Setup of job 8886:
Design uart_top, start of the top module:
module  uart_top(
								input  clk,
								input  rst_n,
								input  din,
								input sw8,
								output  reg  [23:0] pic_out,
								output  reg [16:0] addr,
								output  reg wr_ram,
								output  tx,
								output  reg pic_done,    
								output  reg  pic_download,    
								output  reg [7:0] rgb_led
								);
For scale: ~150 flip-flops, roughly 57 I/O pins, roughly 7000 sq um of cells after synthesis.
export LEC_CHECK = 0
export ABC_AREA = 1
export CAP_MARGIN = 20
export CORE_MARGIN = 2
export CORE_UTILIZATION = 72
export CTS_CLUSTER_DIAMETER = 41
export CTS_CLUSTER_SIZE = 37
export GPL_ROUTABILITY_DRIVEN = 0
export PLACE_DENSITY_LB_ADDON = 0.08
export SETUP_SLACK_MARGIN = 0.79
export SLEW_MARGIN = 20
create_clock -name core_clock -period 2.84 [get_ports {clk}]
run.sh (not shown) runs the stock make flow with config.mk's settings and CLKGATE_MAP_FILE=.
Nothing crashed in job 8886 and all stages finished; the problem is that the final layout failed, the offending checks being negative setup slack.
Changes in job 530 relative to job 8886:
Settings: PLACE_DENSITY_LB_ADDON removed (was 0.08); GPL_ROUTABILITY_DRIVEN removed (was 0); ABC_AREA removed (was 1); CTS_CLUSTER_SIZE changed from 37 to 38; CTS_CLUSTER_DIAMETER removed (was 41); SETUP_SLACK_MARGIN changed from 0.79 to 1.78; CAP_MARGIN changed from 20 to 15; the clock period (ns, I/O delays scaled along) changed from 2.84 to 6.84.
Notes after the runs:
Status | job 8886 and job 530 | clean except job 8886
| job 8886 | all stages done | FAIL | negative setup slack |
Wire length reported by the detailed router, job 8886 and job 530: smaller value in job 530
[compare] base=job 8886 new=job 530: final hold slack increased by 0.041 ns relative to the old numbers; flop-to-flop setup slack increased by 3.14 ns relative to the old numbers.
In the flow results for job 8886 and job 530, the number of non-clock inverters is smaller on job 530.
Taking job 530 as 1.0, job 8886 lands at 1.20 on tap cell instance count.
When job 530 is measured against job 8886, its portion of total power attributed to combinational logic turns out 16 points lower.
Job 530 has synthesized cell count below what job 8886 had.
Input-level comparison between job 9644 and job 530:
Settings: ABC_AREA now 1, previously not set; SETUP_SLACK_MARGIN no longer set, was 1.78; TNS_END_PERCENT now 20, previously not set; CAP_MARGIN now 40, was 15; CTS_CLUSTER_SIZE now 95, was 38; PLACE_DENSITY now 0.44, previously not set; the clock period (ns, I/O delays scaled along) now 5.11, was 6.84.
Results
- Of job 9644 and job 530, the lower part of the total power dissipated in the clock network belongs to job 9644.
- Power grows by more than a quarter when moving from job 530 to job 9644.
- Going from job 530 to job 9644, portion of netlist area occupied by mux cells decreased by 8.4 points relative to the old numbers; tally of non-filler cells in the final layout increased by about 35% relative to the old numbers; post-route clock skew closely matched the old numbers; slew of the pin with the lowest slew margin decreased by 0.36 ns relative to the old numbers.
- Measured against each other, job 9644 and job 530 differ in part of the power in registers, the lower figure coming from job 9644.
- Looking at the reports, job 9644 completed the entire flow and the layout it produced met the timing, design-rule and antenna checks.
- Job 530 ended with every stage complete and zero timing, DRC or antenna violations.
- Between job 530 and job 9644, the number of DRC violations after detailed routing figures differ only marginally.
- Wire length was lower in job 530 than in job 9644.
Edits applied to the flow inputs when going from job 9644 to job 682:
Settings: a deleted CTS_CLUSTER_SIZE that had been 95; a deleted PLACE_DENSITY that had been 0.44; a change of the clock period (ns, I/O delays scaled along) from 5.11 to 7.49.
Notes after the runs:
Between job 682 and job 9644, it is job 682 whose relative slew slack is lower, by 3.0 points. In the reports for job 682 and job 9644, the larger net switching component of the power belongs to job 9644. Diff job 9644..job 682 | post-cts repair resize count | unchanged. Worst slack at placement: job 682 vs job 9644 up 2.02 ns. Job 682 gives more critical path's largest stage delay than job 9644 did. In job 682, clock share of power is lower than in job 9644. For job 9644, the critical path endpoint was uart_rx.dout[1]$_DFFE_PN0P_, unlike job 682, where it was tx. The total length of routed met3 wires in job 9644 is 0.78 times that in job 682. Job 9644 ended up with sky130_fd_sc_hd__dfrtp_1 as its master of the slowest instance on the critical path; job 682 ended up with sky130_fd_sc_hd__dfstp_2. On post-layout utilization of the core, job 682 tracks job 9644 almost exactly. Sort job 682 and job 9644 by non-clock buffering overhead in the final layout desc -> top: job 682. Compared with job 9644, job 682 shows met3 track demand over resource in global routing higher by 0.47 points. Compared with job 9644, job 682 shows a tally of clock buffers in the finished layout that is 1 higher.
Changes in job 4583 relative to job 682:
Settings: a change of CAP_MARGIN from 40 to 35; a deleted TNS_END_PERCENT that had been 20; a change of CORE_UTILIZATION from 72 to 70; an added CTS_CLUSTER_SIZE of 23; a change of the clock period (ns, I/O delays scaled along) from 7.49 to 2.04.
==> results <==
- No crash in job 4583: every stage finished, but the layout fails its final checks due to negative hold slack, negative setup slack.
- Job 682 has completed all stages; timing, DRC and antenna checks passed.
- Synthesized instance count: job 4583 vs job 682 identical
- In job 4583, multi-input gate share of total cell area is higher than in job 682.
- On area occupied by registers, job 4583 and job 682 are basically level.
- Looking at routed via count divided by cell count, job 4583 sits about 16% higher than job 682 does.
- Row worst hold slack: job 4583 lower / job 682 higher
- When the final numbers for job 4583 and job 682 were put side by side, the total design power turned out to be smaller in job 682.
- Higher final period utilization goes to job 4583 over job 682.
- Via count ended up 1058 higher on job 4583 than on job 682.
- [compare] base=job 682 new=job 4583: worst setup slack after layout shows a reduction of 5.18 ns, delay of the slowest cell on the worst path shows a reduction of 0.14 ns.
## Diff of input files: job 568 against job 4583
Settings: changing CORE_UTILIZATION from 70 to 72; setting CORE_ASPECT_RATIO to 0.5 for the first time; setting CTS_CLUSTER_DIAMETER to 361 for the first time; changing CAP_MARGIN from 35 to 20; setting TNS_END_PERCENT to 10 for the first time; setting SETUP_SLACK_MARGIN to 0.3 for the first time; changing CTS_CLUSTER_SIZE from 23 to 94.
==> comparison <==
Job 568 ends up with a growth of design area from synthesis to finish that is 1.1 points higher than in job 4583. Going from job 4583 to job 568, flop share of the area lost 0.32 points; number of placement rows saw a decrease; number of buffers inserted during clock tree synthesis has remained practically unchanged. Finished, but not clean: job 568, with negative setup slack. Job 4583 → job 568: post-synthesis average cell area did not really move, final routed wirelength across all metal layers now larger, pre-CTS worst setup slack now larger. Critical path's slowest cell: sky130_fd_sc_hd__dfrtp_1 -> job 4583, sky130_fd_sc_hd__dfrtp_2 -> job 568.

alpha:
uart_top again, from the RTL that the note above started with.
==> flow/config.mk <==
export PLATFORM = sky130hd
export DESIGN_NAME = uart_top
export DESIGN_NICKNAME = uart_top
export VERILOG_FILES = /design/flow/design.v
export SDC_FILE = /design/flow/constraint.sdc
export NUM_CORES = 4
export LEC_CHECK = 0
export CAP_MARGIN = 20
export CELL_PAD_IN_SITES_DETAIL_PLACEMENT = 1
export CORE_ASPECT_RATIO = 1.7
export CORE_MARGIN = 9
export CORE_UTILIZATION = 48
export CTS_CLUSTER_DIAMETER = 375
export CTS_CLUSTER_SIZE = 100
export SLEW_MARGIN = 20
export TNS_END_PERCENT = 5
==> flow/constraint.sdc <==
create_clock -name core_clock -period 10.0 [get_ports {clk}]
set_input_delay 2.0000 -clock core_clock [delete_from_list [all_inputs] [get_ports {clk}]]
set_output_delay 2.0000 -clock core_clock [all_outputs]
set_load 0.01 [all_outputs]
The inputs of beta differ from those of alpha as listed below.
==> flow/config.mk <==
export PLATFORM = sky130hd
export DESIGN_NAME = uart_top
export DESIGN_NICKNAME = uart_top
export VERILOG_FILES = /design/flow/design.v
export SDC_FILE = /design/flow/constraint.sdc
export NUM_CORES = 4
export LEC_CHECK = 0
export ABC_AREA = 1
export CAP_MARGIN = 20
export CELL_PAD_IN_SITES_GLOBAL_PLACEMENT = 1
export CORE_ASPECT_RATIO = 1.28
export CORE_MARGIN = 2
export CORE_UTILIZATION = 32
export GPL_ROUTABILITY_DRIVEN = 0
export MAX_ROUTING_LAYER = met4
export SLEW_MARGIN = 25
==> comparison <==
Dominant power group = the clock network: alpha; dominant power group = sequential cells: beta
Compared beta vs alpha, and routed length on met1 is up in beta.
Delta (beta minus alpha): top fanout value on the critical path shrank by 9; fmax rose about 5%; final cell count without fillers went up; combinational logic power moved up; total non-filler cell area in the finished layout increased 460 µm².
On beta: multi-input logic portion of the cell area is 0.66 points lower than what alpha gave.
met2 wirelength from detailed routing for beta: about 16% down relative to alpha
Changes in gamma relative to beta:
==> flow/config.mk <==
export PLATFORM = sky130hd
export DESIGN_NAME = uart_top
export DESIGN_NICKNAME = uart_top
export VERILOG_FILES = /design/flow/design.v
export SDC_FILE = /design/flow/constraint.sdc
export NUM_CORES = 4
export LEC_CHECK = 0
export CAP_MARGIN = 20
export CORE_ASPECT_RATIO = 0.5
export CORE_MARGIN = 2
export CORE_UTILIZATION = 66
export CTS_CLUSTER_DIAMETER = 375
export CTS_CLUSTER_SIZE = 100
export SETUP_SLACK_MARGIN = -0.96
export SLEW_MARGIN = 20
export TNS_END_PERCENT = 5
Notes after the runs:
Of the two values seen for destination of the critical timing path, wr_ram was produced by beta and uart_rx.dout[7]$_DFFE_PN0P_ by gamma.
The total routing resource utilization after global routing number comes out higher for gamma vs beta.
Comparing gamma and beta, the higher growth of design area from synthesis to finish is on beta.
Comparing die height for gamma and beta, the smaller number came from gamma.
Modified inputs, delta compared to gamma
==> flow/config.mk <==
export PLATFORM = sky130hd
export DESIGN_NAME = uart_top
export DESIGN_NICKNAME = uart_top
export VERILOG_FILES = /design/flow/design.v
export SDC_FILE = /design/flow/constraint.sdc
export NUM_CORES = 4
export LEC_CHECK = 0
export CAP_MARGIN = 20
export CELL_PAD_IN_SITES_DETAIL_PLACEMENT = 1
export CELL_PAD_IN_SITES_GLOBAL_PLACEMENT = 1
export CORE_ASPECT_RATIO = 1.5
export CORE_MARGIN = 3
export CORE_UTILIZATION = 43
export CTS_CLUSTER_DIAMETER = 343
export CTS_CLUSTER_SIZE = 60
export GPL_ROUTABILITY_DRIVEN = 0
export GPL_TIMING_DRIVEN = 0
export HOLD_SLACK_MARGIN = 0.06
export SETUP_SLACK_MARGIN = 1.72
export SLEW_MARGIN = 5
Findings:
Of delta and gamma, it is delta that has the higher layout buffer count excluding clock buffers.
gamma → delta: routed wire length picked up an extra 8.7%; total chip power picked up an extra about 2.1%; final worst-path setup slack lost 0.19 ns.
Per the comparison of delta with gamma, length of routed met3 wiring decreased by 44% relative to the old numbers, flop count closely matched the old numbers, number of nets in the finished design went up, core area +about 60%, share of the cycle needed by the critical path after routing now larger.
No activity file was given, so power comes from the tool's default toggle rates.
